==> flow/design.v (excerpt) <==
module MBF(CLK, RESET, IN_VALID, IN_DATA, X_DATA, Y_DATA, OUT_VALID);
input   CLK;
input   RESET;
input   IN_VALID;
input       [12:0]  IN_DATA;
output  reg [12:0]  X_DATA;
output  reg [12:0]  Y_DATA;
output  reg         OUT_VALID;
reg [5:0] data_cnt;
reg [12:0] s[0:10];
reg [12:0] in_data;
reg [33:0] y_h[0:11];
reg [33:0] y_l[0:11];
wire [17:0] H0, H1, H2, H3, H4, H5, H6, H7, H8, H9, H10, H11;
wire [17:0] L0, L1, L2, L3, L4, L5, L6, L7, L8, L9, L10, L11;
assign H0 = 18'd110592;
assign H1 = 18'd77824;
assign H2 = 18'd20480;
assign H3 = 18'd36864;
assign H4 = 18'd86016;
assign H5 = 18'd69632;
assign H6 = 18'd65536;
assign H7 = 18'd77824;
assign H8 = 18'd45056;
assign H9 = 18'd49152;
assign H10 = 18'd65536;
assign H11 = 18'd126976;
assign L0 = 18'd57344;
assign L1 = 18'd16384;
assign L2 = 18'd12288;
assign L3 = 18'd4096;
assign L4 = 18'd65536;
assign L5 = 18'd57344;
assign L6 = 18'd114688;
assign L7 = 18'd65536;
assign L8 = 18'd126976;
assign L9 = 18'd114688;
assign L10 = 18'd126976;
assign L11 = 18'd69632;
always@(posedge RESET or posedge CLK)
begin
    if (RESET) begin
        in_data <= 13'b0;
        s[0] <= 13'b0;
		s[1] <= 13'b0;
		s[2] <= 13'b0;
		s[3] <= 13'b0;
		s[4] <= 13'b0;
		s[5] <= 13'b0;	
		s[6] <= 13'b0;
		s[7] <= 13'b0;
		s[8] <= 13'b0;
		s[9] <= 13'b0;
  ...
Size: roughly 3700 cells after synthesis, about 490 flip-flops, about 43 I/O pins, roughly 39000 um^2 of cells after synthesis.
Settings: LEC_CHECK=0, ABC_AREA=1, CAP_MARGIN=5, CORE_MARGIN=2, CORE_UTILIZATION=72, CTS_CLUSTER_SIZE=71, HOLD_SLACK_MARGIN=-0.06, SETUP_SLACK_MARGIN=0.31, SLEW_MARGIN=40; clock period 3.73 ns.
run.sh (not shown) runs the stock make flow with config.mk's settings and CLKGATE_MAP_FILE=.
The baseline reached the layout checks and failed them: negative setup slack.
Rerun with:
ABC_AREA = unset   (was 1)
CAP_MARGIN = 20   (was 5)
CORE_UTILIZATION = 68   (was 72)
CTS_CLUSTER_SIZE = unset   (was 71)
HOLD_SLACK_MARGIN = unset   (was -0.06)
SETUP_SLACK_MARGIN = unset   (was 0.31)
SLEW_MARGIN = 20   (was 40)
clock period = 5.68 ns   (was 3.73 ns; I/O delays follow)
Effect:
- The new run reached the layout checks and failed them: negative setup slack
- synthesized cell count fell by 12%
- setup slack improves by 1.1 ns
- utilization drops by 9.1 points
- design area falls by 8.2%
- via count drops by 20%
- die area went up by 2.5%
- sequential share of layout area came out higher by 2.3 points
Rerun with:
ABC_AREA = 1   (was unset)
CORE_UTILIZATION = 72   (was 68)
CTS_CLUSTER_SIZE = 78   (was unset)
clock period = 3.97 ns   (was 5.68 ns; I/O delays follow)
Outcome: The changed run ran to the end with violations: negative setup slack. Core utilization is higher by 6.9 points. First-iteration DRC count is higher by 73%. Cell count is higher by 11%. Routed wire length is higher by 27%.
Rerun with:
ABC_AREA = unset   (was 1)
CTS_CLUSTER_SIZE = unset   (was 78)
clock period = 5.74 ns   (was 3.97 ns; I/O delays follow)
=>
- The new run finished with negative setup slack left
- flip-flop count is unchanged
- critical path depth falls by 3
- wire length is lower by 19%
- setup slack gains 0.88 ns
- final area drops by 6.3%
- hold slack got worse by 0.0035 ns
- first-iteration DRC count fell by 42%
- utilization drops by 3.2 points
- fmax decreases by 15%


MBF again, from the RTL that the note above started with.
Settings: LEC_CHECK=0, CAP_MARGIN=20, CELL_PAD_IN_SITES_DETAIL_PLACEMENT=0, CORE_ASPECT_RATIO=1.85, CORE_MARGIN=2, CORE_UTILIZATION=65, PLACE_DENSITY=0.66, SETUP_SLACK_MARGIN=1.56, SLEW_MARGIN=20; clock period 7.53 ns.
Then changed:
ABC_AREA = 1   (was not set)
CAP_MARGIN = 5   (was 20)
CELL_PAD_IN_SITES_DETAIL_PLACEMENT = not set   (was 0)
CORE_ASPECT_RATIO = not set   (was 1.85)
CORE_UTILIZATION = 72   (was 65)
CTS_CLUSTER_SIZE = 71   (was not set)
PLACE_DENSITY = not set   (was 0.66)
SETUP_SLACK_MARGIN = not set   (was 1.56)
clock period = 3.89 ns   (was 7.53 ns; I/O delays follow)
- The changed run completed and failed the layout checks on setup timing
- non-clock buffer count goes up by 213
- routed wire length goes up by 20%
- design area goes up by 9.1%
- via count goes up by 24%
- worst setup slack gets worse by 2700 ps
- global-route usage goes up by 8.7 points
- clock-buffer cell count goes down by 3
- utilization goes up by 13 points
- final cell count goes up by 15%
- register-to-register slack gets worse by 2700 ps
Then changed:
SETUP_SLACK_MARGIN = -0.36   (was not set)
SLEW_MARGIN = 40   (was 20)
clock period = 3.73 ns   (was 3.89 ns; I/O delays follow)
=> The new run completed and failed the layout checks on setup timing. Cell count stays flat. Utilization hardly moves. Setup slack got worse by 140 ps. Synthesized cell count does not change. Clock skew rose by 8.8 ps. Wire length increases by 2.1%. Count of clock-buffer cells in the layout rises by 9.
Then changed:
ABC_AREA = not set   (was 1)
CAP_MARGIN = 20   (was 5)
CORE_UTILIZATION = 67   (was 72)
CTS_CLUSTER_SIZE = not set   (was 71)
SETUP_SLACK_MARGIN = not set   (was -0.36)
SLEW_MARGIN = 20   (was 40)
clock period = 6.72 ns   (was 3.73 ns; I/O delays follow)
Now the flow ran to the end with no violations.
Clock-buffer cell count goes up by 5.
Via count decreases by about a fifth.
Routed wire length is lower by a quarter to a third.
Design area is lower by roughly a tenth.
Sequential cell count stays the same.


== job 128 ==
The RTL this note starts from:
==> flow/design.v <==
`timescale 1ns/10ps
module MBF(CLK, RESET, IN_VALID, IN_DATA, X_DATA, Y_DATA, OUT_VALID);
input   CLK;
input   RESET;
input   IN_VALID;
input       [12:0]  IN_DATA;
output  reg [12:0]  X_DATA;
output  reg [12:0]  Y_DATA;
output  reg         OUT_VALID;
reg [5:0] data_cnt;
reg [12:0] s[0:10];
reg [12:0] in_data;
reg [33:0] y_h[0:11];
reg [33:0] y_l[0:11];
wire [17:0] H0, H1, H2, H3, H4, H5, H6, H7, H8, H9, H10, H11;
wire [17:0] L0, L1, L2, L3, L4, L5, L6, L7, L8, L9, L10, L11;
assign H0 = 18'd110592;
assign H1 = 18'd77824;
assign H2 = 18'd20480;
assign H3 = 18'd36864;
assign H4 = 18'd86016;
assign H5 = 18'd69632;
assign H6 = 18'd65536;
assign H7 = 18'd77824;
assign H8 = 18'd45056;
assign H9 = 18'd49152;
assign H10 = 18'd65536;
assign H11 = 18'd126976;
assign L0 = 18'd57344;
assign L1 = 18'd16384;
assign L2 = 18'd12288;
assign L3 = 18'd4096;
assign L4 = 18'd65536;
assign L5 = 18'd57344;
assign L6 = 18'd114688;
assign L7 = 18'd65536;
assign L8 = 18'd126976;
assign L9 = 18'd114688;
assign L10 = 18'd126976;
assign L11 = 18'd69632;
always@(posedge RESET or posedge CLK)
begin
    if (RESET) begin
        in_data <= 13'b0;
        s[0] <= 13'b0;
		s[1] <= 13'b0;
		s[2] <= 13'b0;
		s[3] <= 13'b0;
		s[4] <= 13'b0;
		s[5] <= 13'b0;	
		s[6] <= 13'b0;
		s[7] <= 13'b0;
		s[8] <= 13'b0;
		s[9] <= 13'b0;
		s[10] <= 13'b0;
 		y_h[0] <= 34'b0;
		y_h[1] <= 34'b0;
		y_h[2] <= 34'b0;
		y_h[3] <= 34'b0;
		y_h[4] <= 34'b0;
		y_h[5] <= 34'b0;	
		y_h[6] <= 34'b0;
		y_h[7] <= 34'b0;
		y_h[8] <= 34'b0;
		y_h[9] <= 34'b0;
		y_h[10] <= 34'b0;
		y_h[11] <= 34'b0;
		y_l[0] <= 34'b0;
		y_l[1] <= 34'b0;
		y_l[2] <= 34'b0;
		y_l[3] <= 34'b0;
		y_l[4] <= 34'b0;
		y_l[5] <= 34'b0;	
		y_l[6] <= 34'b0;
		y_l[7] <= 34'b0;
		y_l[8] <= 34'b0;
		y_l[9] <= 34'b0;
		y_l[10] <= 34'b0;
		y_l[11] <= 34'b0;
    end else begin
        in_data <= (IN_VALID) ? IN_DATA : 13'b0;
		s[0] <= in_data;
		s[1] <= s[0];
		s[2] <= s[1];
		s[3] <= s[2];
		s[4] <= s[3];
		s[5] <= s[4];
		s[6] <= s[5];
		s[7] <= s[6];
		s[8] <= s[7];
		s[9] <= s[8];
		s[10] <= s[9];
		y_h[0] <= H0 * in_data;
		y_h[1] <= H1 * s[0];
        y_h[2] <= H2 * s[1];
        y_h[3] <= H3 * s[2];
        y_h[4] <= H4 * s[3];
        y_h[5] <= H5 * s[4];
        y_h[6] <= H6 * s[5];
        y_h[7] <= H7 * s[6];
        y_h[8] <= H8 * s[7];
        y_h[9] <= H9 * s[8];
        y_h[10] <= H10 * s[9];
        y_h[11] <= H11 * s[10];
		y_l[0] <= L0 * in_data;
		y_l[1] <= L1 * s[0];
        y_l[2] <= L2 * s[1];
        y_l[3] <= L3 * s[2];
        y_l[4] <= L4 * s[3];
        y_l[5] <= L5 * s[4];
        y_l[6] <= L6 * s[5];
        y_l[7] <= L7 * s[6];
        y_l[8] <= L8 * s[7];
        y_l[9] <= L9 * s[8];
        y_l[10] <= L10 * s[9];
        y_l[11] <= L11 * s[10];
    end
end
reg [12:0] fk_x;
reg [12:0] fk_y;
always @ (posedge RESET or posedge CLK)
begin
	if (RESET) begin
		X_DATA <= 13'b0;
		Y_DATA <= 13'b0;
		fk_x <= 13'b0;
		fk_y <= 13'b0;
		OUT_VALID <= 1'b0;
	end else begin
		fk_y <= (((y_h[0] + y_h[1] + y_h[2] + y_h[3] + y_h[4] + y_h[5] + y_h[6] + y_h[7] + y_h[8] + y_h[9] + y_h[10] + y_h[11]) >> 20) & 14'd1) ? 
				(((y_h[0] + y_h[1] + y_h[2] + y_h[3] + y_h[4] + y_h[5] + y_h[6] + y_h[7] + y_h[8] + y_h[9] + y_h[10] + y_h[11]) >> 20) + 1'b1) >> 1 :
				((y_h[0] + y_h[1] + y_h[2] + y_h[3] + y_h[4] + y_h[5] + y_h[6] + y_h[7] + y_h[8] + y_h[9] + y_h[10] + y_h[11]) >> 21);
		fk_x <= (((y_l[0] + y_l[1] + y_l[2] + y_l[3] + y_l[4] + y_l[5] + y_l[6] + y_l[7] + y_l[8] + y_l[9] + y_l[10] + y_l[11]) >> 20) & 14'd1) ? 
				(((y_l[0] + y_l[1] + y_l[2] + y_l[3] + y_l[4] + y_l[5] + y_l[6] + y_l[7] + y_l[8] + y_l[9] + y_l[10] + y_l[11]) >> 20) + 1'b1) >> 1 :
				((y_l[0] + y_l[1] + y_l[2] + y_l[3] + y_l[4] + y_l[5] + y_l[6] + y_l[7] + y_l[8] + y_l[9] + y_l[10] + y_l[11]) >> 21);
		X_DATA <= fk_x;
		Y_DATA <= fk_y;
		OUT_VALID <= (fk_x) ? 1'b1 : 1'b0;
	end
end
endmodule
Settings: LEC_CHECK=0, ABC_AREA=1, CAP_MARGIN=20, CORE_MARGIN=2, CORE_UTILIZATION=70, CTS_CLUSTER_SIZE=71, SLEW_MARGIN=20; clock period 3.89 ns.
In job 128 the implementation ran to completion but is not tape-out ready, as the final checks report setup timing.
> inputs changed (job 128 -> job 6014)
- TNS_END_PERCENT now 5, previously not set
- CORE_UTILIZATION now 72, was 70
- SETUP_SLACK_MARGIN now 0.62, previously not set
- CTS_CLUSTER_SIZE now 98, was 71
- the clock period (ns, I/O delays scaled along) now 3.73, was 3.89
Findings:
Although job 6014 finished all stages, its layout failed final checks on setup timing.
Re ratio of final minimum period to clock period: job 128 was lower than job 6014.
Die area ended up 0.0016 sq mm lower on job 6014 than on job 128.
Compared with job 128, job 6014 shows a minimum clock period that is 0.066 ns lower.
Between job 6014 and job 128, the design area does not differ in any meaningful way.
On layout-stage area growth over the synthesis result: between job 6014 and job 128, it ends up higher for job 6014.
Between job 6014 and job 128, overall routing resource usage is higher for job 6014, job 128 comes in under that.
Looking at number of buffers outside the clock class in the layout, job 6014 sits about 2.3% below job 128.
Changes in job 4854 relative to job 6014:
- putting PLACE_DENSITY_LB_ADDON at 0.04 where nothing was set
- clearing TNS_END_PERCENT, which used to be 5
- swapping 0.62 for -0.37 in SETUP_SLACK_MARGIN
- swapping 98 for 79 in CTS_CLUSTER_SIZE
- swapping 3.73 for 3.86 in the clock period (ns, I/O delays scaled along)
==> results <==
- Iteration tally of the first detailed-router pass delta for job 4854 relative to job 6014: 1 higher
- Job 4854: largest net degree at the start of global routing 13 above job 6014
- Between job 4854 and job 6014, it is job 4854 whose ratio of final minimum period to clock period is lower, by 0.75 points.
- Sort job 6014 and job 4854 by first-pass GRT wire length, ascending, and job 4854 comes first.
- Re setup slack of the critical path after layout: job 4854 is 0.016 ns down on job 6014.
- To summarise job 4854: no stage aborted, but the layout did not pass its checks, failing on setup timing.
- Sequential share of layout area in job 4854 vs job 6014: up 0.33 points
- For detailed placement HPWL, job 6014 and job 4854 come out practically identical.
- When job 4854 is measured against job 6014, its tally of filler cells in the layout turns out 210 higher.
- Job 4854 has post-layout instance area below what job 6014 had.
- Looking only at worst hold slack, and setting everything else aside, the higher value of job 6014 and job 4854 goes to job 6014.
Relative to job 4854, the following input files were edited for job 4187:
- a change of CORE_UTILIZATION from 72 to 40
- a deleted ABC_AREA that had been 1
- a deleted SETUP_SLACK_MARGIN that had been -0.37
- a deleted PLACE_DENSITY_LB_ADDON that had been 0.04
- a deleted CTS_CLUSTER_SIZE that had been 79
- a change of the clock period (ns, I/O delays scaled along) from 3.86 to 6.72
Findings:
The multi-input gate share of the layout cell area number comes out higher for job 4854 vs job 4187.
Changes observed in job 4187 relative to job 4854: area occupied by multi-input gates now sits lower; clock latency at the later pin of the worst-skew pair flat; synthesized cell count went down by 12%; clock transition at the registers of the reported paths did not really move; buffering overhead lost 3.8 points.
Compared with job 4854, job 4187 ends up with less cell area.
Comparing job 4854 and job 4187, critical path depth is higher on job 4854.
Job 4187 reached the final stage; the timing, DRC and antenna checks on its layout passed.
Relative to job 4187, the following input files were edited for job 8995:
- swapping 40 for 72 in CORE_UTILIZATION
- putting CTS_CLUSTER_DIAMETER at 400 where nothing was set
- putting ABC_AREA at 1 where nothing was set
- putting TNS_END_PERCENT at 10 where nothing was set
- swapping 6.72 for 3.91 in the clock period (ns, I/O delays scaled along)
--- outcome ---
- Compared with job 4187, job 8995 shows a higher critical path depth.
- In the metrics for job 4187 and job 8995, the one carrying the higher floorplan core area is job 4187.
- Job 8995 vs job 4187, layout-stage area growth over the synthesis result went up by 4.8 points.
- Job 8995 finished all stages; however, its layout fails the closing checks, the failures being setup timing.
- Looking at data required time of the worst path, job 8995 sits 2.78 ns below job 4187.
- For job 8995, the top routing layer in use was met5, unlike job 4187, where it was met4.


Setup of run 1:
Starts from the design.v that is shown in full above.
==> flow/config.mk <==
export PLATFORM = sky130hd
export DESIGN_NAME = MBF
export DESIGN_NICKNAME = MBF
export VERILOG_FILES = /design/flow/design.v
export SDC_FILE = /design/flow/constraint.sdc
export NUM_CORES = 4
export LEC_CHECK = 0
export CAP_MARGIN = 20
export CORE_MARGIN = 2
export CORE_UTILIZATION = 58
export SLEW_MARGIN = 20
export TNS_END_PERCENT = 35
==> flow/constraint.sdc <==
create_clock -name core_clock -period 5.86 [get_ports {CLK}]
set_input_delay 1.1720 -clock core_clock [delete_from_list [all_inputs] [get_ports {CLK}]]
set_output_delay 1.1720 -clock core_clock [all_outputs]
set_load 0.01 [all_outputs]
What the final checks of run 1 revealed, after a flow that finished every stage, was a layout that fails on setup timing.
Changes in run 2 relative to run 1:
- CORE_UTILIZATION: 58 -> 72
- CTS_CLUSTER_SIZE: unset -> 77
- PLACE_DENSITY_LB_ADDON: unset -> 0.04
- SETUP_SLACK_MARGIN: unset -> -0.21
- TNS_END_PERCENT: 35 -> unset
- ABC_AREA: unset -> 1
- the clock period (ns, I/O delays scaled along): 5.86 -> 3.77
Results
Ran to the end and failed final checks on setup timing: run 2. The post-synthesis net count of run 2 is higher than that of run 1. Taking run 1 over run 2, the via count ratio works out to 0.802. Run 1 has a higher proportion of cell area occupied by registers than run 2. Summary of the comparison: number of buffers inserted by post-CTS setup repair is higher in run 2, relative to run 1. Wire length on met3: run 2 > run 1. Looking at number of well-tap cells placed, run 2 sits 159 lower than run 1 does.
What run 3 does differently from run 2 at the input level:
- CORE_ASPECT_RATIO: unset -> 0.87
- CELL_PAD_IN_SITES_DETAIL_PLACEMENT: unset -> 0
- CTS_CLUSTER_SIZE: 77 -> 72
- SETUP_SLACK_MARGIN: -0.21 -> 1.19
- the clock period (ns, I/O delays scaled along): 3.77 -> 5.16
==> results <==
Run 2 → run 3: initial antenna violation count moved up; net total in the final layout now sits lower. [compare] base=run 2 new=run 3: quantity of gates resized following cts now smaller. Against run 2, the final cell area of run 3 is lower. Run 3 ran to completion and came out clean on the timing, DRC and antenna checks. Across both runs, routed wire length was higher for run 3 than for run 2.
